Design mult_unsigned, start of the top module:
module mult_unsigned #(
		parameter WIDTHA = 16,
		parameter WIDTHB = 24,
		parameter PIPELINE_DEPTH = 4
)
(
	input clk,rst,
	input [WIDTHA -1 :0] A,
	input [WIDTHB -1 :0] B,
	output [WIDTHA + WIDTHB - 1:0] result
);
For scale: ~1700 cells after synthesis, about 82 I/O pins, roughly 18000 sq um of cells after synthesis.
make LEC_CHECK=0 CAP_MARGIN=20 CELL_PAD_IN_SITES_GLOBAL_PLACEMENT=0 CORE_MARGIN=4 CORE_UTILIZATION=42 CTS_CLUSTER_DIAMETER=160 CTS_CLUSTER_SIZE=100 HOLD_SLACK_MARGIN=0.21 MIN_ROUTING_LAYER=met1 PLACE_DENSITY=0.81 SETUP_SLACK_MARGIN=3.15 SLEW_MARGIN=10 TNS_END_PERCENT=20 finish   # period 11.8 ns
run.sh (not shown) runs the stock make flow with config.mk's settings and CLKGATE_MAP_FILE=.
The baseline ran to the end with no violations.
Next try:
==> flow/config.mk (replaced) <==
export PLATFORM = sky130hd
export DESIGN_NAME = mult_unsigned
export DESIGN_NICKNAME = mult_unsigned
export VERILOG_FILES = /design/flow/design.v
export SDC_FILE = /design/flow/constraint.sdc
export NUM_CORES = 4
export LEC_CHECK = 0
export ABC_AREA = 1
export CAP_MARGIN = 20
export CELL_PAD_IN_SITES_GLOBAL_PLACEMENT = 0
export CORE_MARGIN = 2
export CORE_UTILIZATION = 72
export CTS_CLUSTER_DIAMETER = 349
export CTS_CLUSTER_SIZE = 33
export HOLD_SLACK_MARGIN = 0.21
export MIN_ROUTING_LAYER = met1
export PLACE_DENSITY = 0.63
export SLEW_MARGIN = 10
export TNS_END_PERCENT = 50
==> flow/constraint.sdc (replaced) <==
create_clock -name core_clock -period 5.65 [get_ports {clk}]
set_input_delay 1.1300 -clock core_clock [delete_from_list [all_inputs] [get_ports {clk}]]
set_output_delay 1.1300 -clock core_clock [all_outputs]
set_load 0.01 [all_outputs]
The changed run finished clean.
Clock-buffer cell count does not change.
Die size fell by 40%.
Non-clock buffer count rose by 108.
Next try:
==> flow/config.mk (replaced) <==
export PLATFORM = sky130hd
export DESIGN_NAME = mult_unsigned
export DESIGN_NICKNAME = mult_unsigned
export VERILOG_FILES = /design/flow/design.v
export SDC_FILE = /design/flow/constraint.sdc
export NUM_CORES = 4
export LEC_CHECK = 0
export ABC_AREA = 1
export CAP_MARGIN = 20
export CORE_MARGIN = 2
export CORE_UTILIZATION = 72
export MAX_ROUTING_LAYER = met4
export SLEW_MARGIN = 20
==> flow/constraint.sdc (replaced) <==
create_clock -name core_clock -period 4.33 [get_ports {clk}]
set_input_delay 0.8660 -clock core_clock [delete_from_list [all_inputs] [get_ports {clk}]]
set_output_delay 0.8660 -clock core_clock [all_outputs]
set_load 0.01 [all_outputs]
Outcome:
- Now the flow aborted during 5_1_grt on GRT-0232
- die area is unchanged
- area after synthesis is unchanged
- synthesized cell count is unchanged
Next try:
--- a/flow/config.mk
+++ b/flow/config.mk
@@ -7,3 +7,2 @@
 export LEC_CHECK = 0
-export ABC_AREA = 1
 export CAP_MARGIN = 20
==> flow/constraint.sdc (replaced) <==
create_clock -name core_clock -period 7.4 [get_ports {clk}]
set_input_delay 1.4800 -clock core_clock [delete_from_list [all_inputs] [get_ports {clk}]]
set_output_delay 1.4800 -clock core_clock [all_outputs]
set_load 0.01 [all_outputs]
Result: The new run finished clean. Die area decreases by 4.7%. Synthesized cell count decreases by 21%. Synthesized area decreases by 4.8%.
Next try:
--- a/flow/config.mk
+++ b/flow/config.mk
@@ -9,4 +9,3 @@
 export CORE_MARGIN = 2
-export CORE_UTILIZATION = 72
-export MAX_ROUTING_LAYER = met4
+export CORE_UTILIZATION = 65
 export SLEW_MARGIN = 20
==> flow/constraint.sdc (replaced) <==
create_clock -name core_clock -period 5.44 [get_ports {clk}]
set_input_delay 1.0880 -clock core_clock [delete_from_list [all_inputs] [get_ports {clk}]]
set_output_delay 1.0880 -clock core_clock [all_outputs]
set_load 0.01 [all_outputs]
Now the flow finished but failed the layout checks on setup timing. Via count is higher by a little under a tenth. Cell area came out higher by about a fifth. Sequential share of layout area fell by 3.2 points. Setup slack is worse by 1.3 ns. Utilization grows by 2.6 points. Wire length rose by roughly a tenth. Register-to-register slack gets worse by 1.3 ns. Final cell count is higher by roughly a tenth. Fmax went up by roughly a tenth.

---

The RTL this note starts from:
==> flow/design.v <==
module mult_unsigned #(
		parameter WIDTHA = 16,
		parameter WIDTHB = 24,
		parameter PIPELINE_DEPTH = 4
)
(
	input clk,rst,
	input [WIDTHA -1 :0] A,
	input [WIDTHB -1 :0] B,
	output [WIDTHA + WIDTHB - 1:0] result
);
reg [WIDTHA -1 :0] rA;
reg [WIDTHB -1 :0] rB;
reg [WIDTHA + WIDTHB - 1:0] M [PIPELINE_DEPTH-1:0];
integer i;
always @(posedge clk or posedge rst)
begin
	if (rst) begin
		rA <= 0;
		rB <= 0;
		for (i=0; i<PIPELINE_DEPTH; i=i+1)
		  M[i] <=0;
		end
	else
	begin
		rA <= A;
		rB <= B;
		M[0] <= rA * rB;
		for (i=0; i<PIPELINE_DEPTH-1; i=i+1)
			M[i+1] <= M[i];
	end
end
assign result = M[PIPELINE_DEPTH-1];
endmodule
Settings: LEC_CHECK=0, CAP_MARGIN=20, CELL_PAD_IN_SITES_GLOBAL_PLACEMENT=1, CORE_ASPECT_RATIO=1.05, CORE_MARGIN=2, CORE_UTILIZATION=40, CTS_CLUSTER_DIAMETER=314, CTS_CLUSTER_SIZE=36, GPL_TIMING_DRIVEN=0, HOLD_SLACK_MARGIN=0.03, MAX_ROUTING_LAYER=met4, MIN_ROUTING_LAYER=met2, PLACE_DENSITY_LB_ADDON=0.13, SLEW_MARGIN=15; clock period 4.47 ns.
The first run ran to the end with violations: negative setup slack.
Edit:
- CAP_MARGIN: 20 -> 35
- CELL_PAD_IN_SITES_GLOBAL_PLACEMENT: 1 -> default
- CORE_ASPECT_RATIO: 1.05 -> default
- CTS_CLUSTER_DIAMETER: 314 -> default
- CTS_CLUSTER_SIZE: 36 -> default
- GPL_TIMING_DRIVEN: 0 -> default
- HOLD_SLACK_MARGIN: 0.03 -> 0.11
- MAX_ROUTING_LAYER: met4 -> default
- MIN_ROUTING_LAYER: met2 -> default
- PLACE_DENSITY_LB_ADDON: 0.13 -> default
- SLEW_MARGIN: 15 -> 20
- clock period: 4.47 -> 8.0 ns (I/O delays scaled with it)
Effect:
- With this change the flow passed the timing, design-rule and antenna checks
- global-route usage goes down by 19 points
- cell area goes down by 15%
- first-iteration DRC count goes down by 78%
- maximum frequency goes down by about 6%
- register-to-register slack improves by 3100 ps
Edit:
- CORE_UTILIZATION: 40 -> 58
- CTS_CLUSTER_SIZE: default -> 93
- TNS_END_PERCENT: default -> 35
- clock period: 8.0 -> 7.07 ns (I/O delays scaled with it)
Result: Worst hold slack gains 4.2 ps. Setup slack gets worse by 990 ps. Final area drops by 1.2%. Critical path depth rises by 3. Sequential cell count is unchanged. Routed wire length stays flat. Fmax fell by 0.87%. Global-route usage went up by 8.0 points.

---

Starts from the design.v that is shown in full above.
==> flow/config.mk <==
export PLATFORM = sky130hd
export DESIGN_NAME = mult_unsigned
export DESIGN_NICKNAME = mult_unsigned
export VERILOG_FILES = /design/flow/design.v
export SDC_FILE = /design/flow/constraint.sdc
export NUM_CORES = 4
export LEC_CHECK = 0
export ABC_AREA = 1
export CAP_MARGIN = 35
export CELL_PAD_IN_SITES_DETAIL_PLACEMENT = 2
export CORE_ASPECT_RATIO = 0.56
export CORE_MARGIN = 7
export CORE_UTILIZATION = 58
export CTS_CLUSTER_SIZE = 43
export GPL_TIMING_DRIVEN = 0
export HOLD_SLACK_MARGIN = 0.11
export SLEW_MARGIN = 30
export TNS_END_PERCENT = 20
==> flow/constraint.sdc <==
create_clock -name core_clock -period 7.19 [get_ports {clk}]
set_input_delay 1.4380 -clock core_clock [delete_from_list [all_inputs] [get_ports {clk}]]
set_output_delay 1.4380 -clock core_clock [all_outputs]
set_load 0.01 [all_outputs]
The first run died in detailed placement.
Edit:
- ABC_AREA: 1 -> unset
- CAP_MARGIN: 35 -> 20
- CELL_PAD_IN_SITES_DETAIL_PLACEMENT: 2 -> unset
- CORE_ASPECT_RATIO: 0.56 -> unset
- CORE_MARGIN: 7 -> 2
- CORE_UTILIZATION: 58 -> 64
- CTS_CLUSTER_SIZE: 43 -> unset
- GPL_TIMING_DRIVEN: 0 -> unset
- HOLD_SLACK_MARGIN: 0.11 -> unset
- SLEW_MARGIN: 30 -> 20
- TNS_END_PERCENT: 20 -> unset
- clock period: 7.19 -> 5.33 ns (I/O delays scaled with it)
This time the run finished but fails on setup timing.
Die area went down by 23%.
Synthesized area went down by about 5%.
Synthesized cell count went down by about 20%.
Edit:
- ABC_AREA: unset -> 1
- CORE_UTILIZATION: 64 -> 72
- CTS_CLUSTER_SIZE: unset -> 74
- PLACE_DENSITY: unset -> 0.36
- clock period: 5.33 -> 5.44 ns (I/O delays scaled with it)
What happened: The changed run completed and failed the layout checks on setup timing; utilization rose by 8.2 points; non-clock buffer count fell by 46.
Edit:
- ABC_AREA: 1 -> unset
- CORE_UTILIZATION: 72 -> 40
- CTS_CLUSTER_SIZE: 74 -> unset
- PLACE_DENSITY: 0.36 -> unset
- clock period: 5.44 -> 8.0 ns (I/O delays scaled with it)
=> The new run finished with timing, DRC and antenna clean. Cell area drops by roughly a tenth. Worst setup slack gains 1700 ps. Clock skew drops by 5.7 ps.
Edit:
- CORE_UTILIZATION: 40 -> 24
- clock period: 8.0 -> 6.61 ns (I/O delays scaled with it)
Result: The changed run completed without violations; die area increases by well over a third; worst setup slack loses 1100 ps; via count increases slightly; cell count increases by about a fifth.

---

before:
Starts from the design.v that is shown in full above.
Settings: LEC_CHECK=0, CAP_MARGIN=20, CELL_PAD_IN_SITES_GLOBAL_PLACEMENT=0, CORE_MARGIN=2, CORE_UTILIZATION=17, CTS_CLUSTER_DIAMETER=341, CTS_CLUSTER_SIZE=95, GPL_ROUTABILITY_DRIVEN=0, HOLD_SLACK_MARGIN=-0.07, PLACE_DENSITY=0.79, SLEW_MARGIN=15, TNS_END_PERCENT=20; clock period 8.0 ns.
Setup changes, before to after
# before
export LEC_CHECK = 0
export CAP_MARGIN = 20
export CELL_PAD_IN_SITES_GLOBAL_PLACEMENT = 0
export CORE_MARGIN = 2
export CORE_UTILIZATION = 17
export CTS_CLUSTER_DIAMETER = 341
export CTS_CLUSTER_SIZE = 95
export GPL_ROUTABILITY_DRIVEN = 0
export HOLD_SLACK_MARGIN = -0.07
export PLACE_DENSITY = 0.79
export SLEW_MARGIN = 15
export TNS_END_PERCENT = 20
create_clock -name core_clock -period 8.0 [get_ports {clk}]
# after
export LEC_CHECK = 0
export CAP_MARGIN = 20
export CELL_PAD_IN_SITES_GLOBAL_PLACEMENT = 3
export CORE_ASPECT_RATIO = 1.05
export CORE_MARGIN = 2
export CORE_UTILIZATION = 40
export CTS_CLUSTER_DIAMETER = 314
export GPL_TIMING_DRIVEN = 0
export MAX_ROUTING_LAYER = met4
export MIN_ROUTING_LAYER = met2
export PLACE_DENSITY_LB_ADDON = 0.13
export SLEW_MARGIN = 15
create_clock -name core_clock -period 8.0 [get_ports {clk}]
Findings:
- after finished all stages; the layout is clean.
- before: PASS, flow complete, no timing, DRC or antenna violations
- Re number of placement rows: after is 33% down on before.
- Row met2 global-route usage: after higher / before lower
- Mean area per synthesized cell: before vs after identical
- Diff before -> after | via count | increase of 3,862

---

## v33
// mult_unsigned: RTL as listed in full above, without the edits since
clock: 4.42 ns
lec_check: 0
abc_area: 1
cap_margin: 20
core_aspect_ratio: 0.59
core_margin: 2
core_utilization: 72
cts_cluster_diameter: 93
cts_cluster_size: 100
setup_slack_margin: -0.44
slew_margin: 20
v33 got as far as 5_1_grt, where a tool error ended the run.
### v33 -> v16
--- a/flow/config.mk
+++ b/flow/config.mk
@@ -8,9 +8,7 @@
 export ABC_AREA = 1
 export CAP_MARGIN = 20
-export CORE_ASPECT_RATIO = 0.59
 export CORE_MARGIN = 2
 export CORE_UTILIZATION = 72
-export CTS_CLUSTER_DIAMETER = 93
+export CTS_CLUSTER_DIAMETER = 400
 export CTS_CLUSTER_SIZE = 100
-export SETUP_SLACK_MARGIN = -0.44
 export SLEW_MARGIN = 20
## What came out
Compared with v33, v16 shows a higher worst slack at placement.
Run status, v16: aborted in 5_1_grt, error ODB-0269
Relative to v33, the core outline area measured on v16 has increased slightly.
Looking at routability congestion estimate from global placement, v16 sits above v33.
As far as die size is concerned, v16 and v33 perform about the same.
As far as netlist area before placement goes, v16 and v33 are indistinguishable; the numbers are identical.
Summary of v16 over v33: initial core utilization shows a reduction of 0.88 points, number of gates resized after CTS shows a reduction of 62, die outline height shows an increase of 29%.
Changes in v22 relative to v16:
--- a/flow/config.mk
+++ b/flow/config.mk
@@ -10,5 +10,4 @@
 export CORE_MARGIN = 2
 export CORE_UTILIZATION = 72
-export CTS_CLUSTER_DIAMETER = 400
-export CTS_CLUSTER_SIZE = 100
+export PLACE_DENSITY_LB_ADDON = 0.28
 export SLEW_MARGIN = 20
==> flow/constraint.sdc <==
create_clock -name core_clock -period 5.33 [get_ports {clk}]
set_input_delay 1.0660 -clock core_clock [delete_from_list [all_inputs] [get_ports {clk}]]
set_output_delay 1.0660 -clock core_clock [all_outputs]
set_load 0.01 [all_outputs]
Notes after the runs:
v22: flow complete, layout not clean; failing: setup timing. Post-CTS setup-driven buffer insertion count, v22 and v16, lower one = v22. Post-synthesis share of cell area spent on and-or and or-and gates: v22 vs v16 identical. Comparing v22 against v16, there is no change at all in synthesized area. Number of flops mapped to enable cells by yosys across v22 and v16: no real change. As far as number of rows in the core area goes, v22 and v16 are indistinguishable; the numbers are identical. Weighted congestion at the end of routability-driven global placement was higher in the run labelled v16. Between v22 and v16, pre-CTS setup slack is lower for v16, v22 comes in above that. Number of synthesized register bits came out exactly the same in v22 and v16. Diff v16 -> v22: detailed placement HPWL went down 6.2%, number of gates given a new drive strength after cts went down 38%, register share after synthesis held.
Changes in v21 relative to v22:
--- a/flow/config.mk
+++ b/flow/config.mk
@@ -10,4 +10,5 @@
 export CORE_MARGIN = 2
 export CORE_UTILIZATION = 72
-export PLACE_DENSITY_LB_ADDON = 0.28
+export MAX_ROUTING_LAYER = met4
+export SETUP_SLACK_MARGIN = 1.24
 export SLEW_MARGIN = 20
==> flow/constraint.sdc <==
create_clock -name core_clock -period 4.33 [get_ports {clk}]
set_input_delay 0.8660 -clock core_clock [delete_from_list [all_inputs] [get_ports {clk}]]
set_output_delay 0.8660 -clock core_clock [all_outputs]
set_load 0.01 [all_outputs]
Results
- Number of buffers created by CTS: v22 vs v21 identical
- [compare] base=v22 new=v21: half-perimeter wire length of the detailed placement result increased by about 13% relative to the old numbers; async set-reset flop share out of synthesis closely matched the old numbers; instance count after placement with tap cells included increased by 34 relative to the old numbers; area of the core closely matched the old numbers; post-CTS resize count increased by 110 relative to the old numbers.
- v21 vs v22, standard cell area after detailed placement went up by 780 um2.
- On die size, v22 tracks v21 almost exactly.
- Diff v21..v22 | total number of clock tree sinks | unchanged
- As the logs show, v21 stopped at 5_1_grt after a tool error, so it never reached the end of the flow.
> inputs changed (v21 -> v14)
--- a/flow/config.mk
+++ b/flow/config.mk
@@ -6,9 +6,6 @@
 export NUM_CORES = 4
 export LEC_CHECK = 0
-export ABC_AREA = 1
 export CAP_MARGIN = 20
 export CORE_MARGIN = 2
-export CORE_UTILIZATION = 72
-export MAX_ROUTING_LAYER = met4
-export SETUP_SLACK_MARGIN = 1.24
+export CORE_UTILIZATION = 64
 export SLEW_MARGIN = 20
## What came out
- Measured against v21, the synthesized cell count of v14 comes out at 0.79 times the reference value.
- [compare] base=v21 new=v14: simple-gate portion of the synthesized area lost 1.8 points, synthesized area divided by synthesized cell count picked up an extra 20%, area of the synthesized netlist per yosys stat lost 4.8%, placer's final routability congestion estimate lost 0.46%, HPWL after detailed placement lost 20%.
- From the logs: v14 reached the end of the flow and failed the layout checks with setup timing.
- Between v14 and v21, the site row count is lower for v21.
- For die size, dividing the value from v14 by the value from v21 gives 1.07.
Modified inputs, v52 compared to v14
--- a/flow/config.mk
+++ b/flow/config.mk
@@ -6,6 +6,8 @@
 export NUM_CORES = 4
 export LEC_CHECK = 0
+export ABC_AREA = 1
 export CAP_MARGIN = 20
 export CORE_MARGIN = 2
-export CORE_UTILIZATION = 64
+export CORE_UTILIZATION = 72
 export SLEW_MARGIN = 20
+export TNS_END_PERCENT = 100
==> flow/constraint.sdc <==
create_clock -name core_clock -period 5.59 [get_ports {clk}]
set_input_delay 1.1180 -clock core_clock [delete_from_list [all_inputs] [get_ports {clk}]]
set_output_delay 1.1180 -clock core_clock [all_outputs]
set_load 0.01 [all_outputs]
### Flow results
v52 completed every stage of the flow, and the final layout passed the timing, design-rule and antenna checks.
Against v14, v52 reports a via-per-instance ratio that is higher.
Total detailed-routing wirelength: v52 and v14 compared, lower one is v14
Against v14, v52 comes in 1.8 points higher on simple logic cell fraction of the synthesized area.
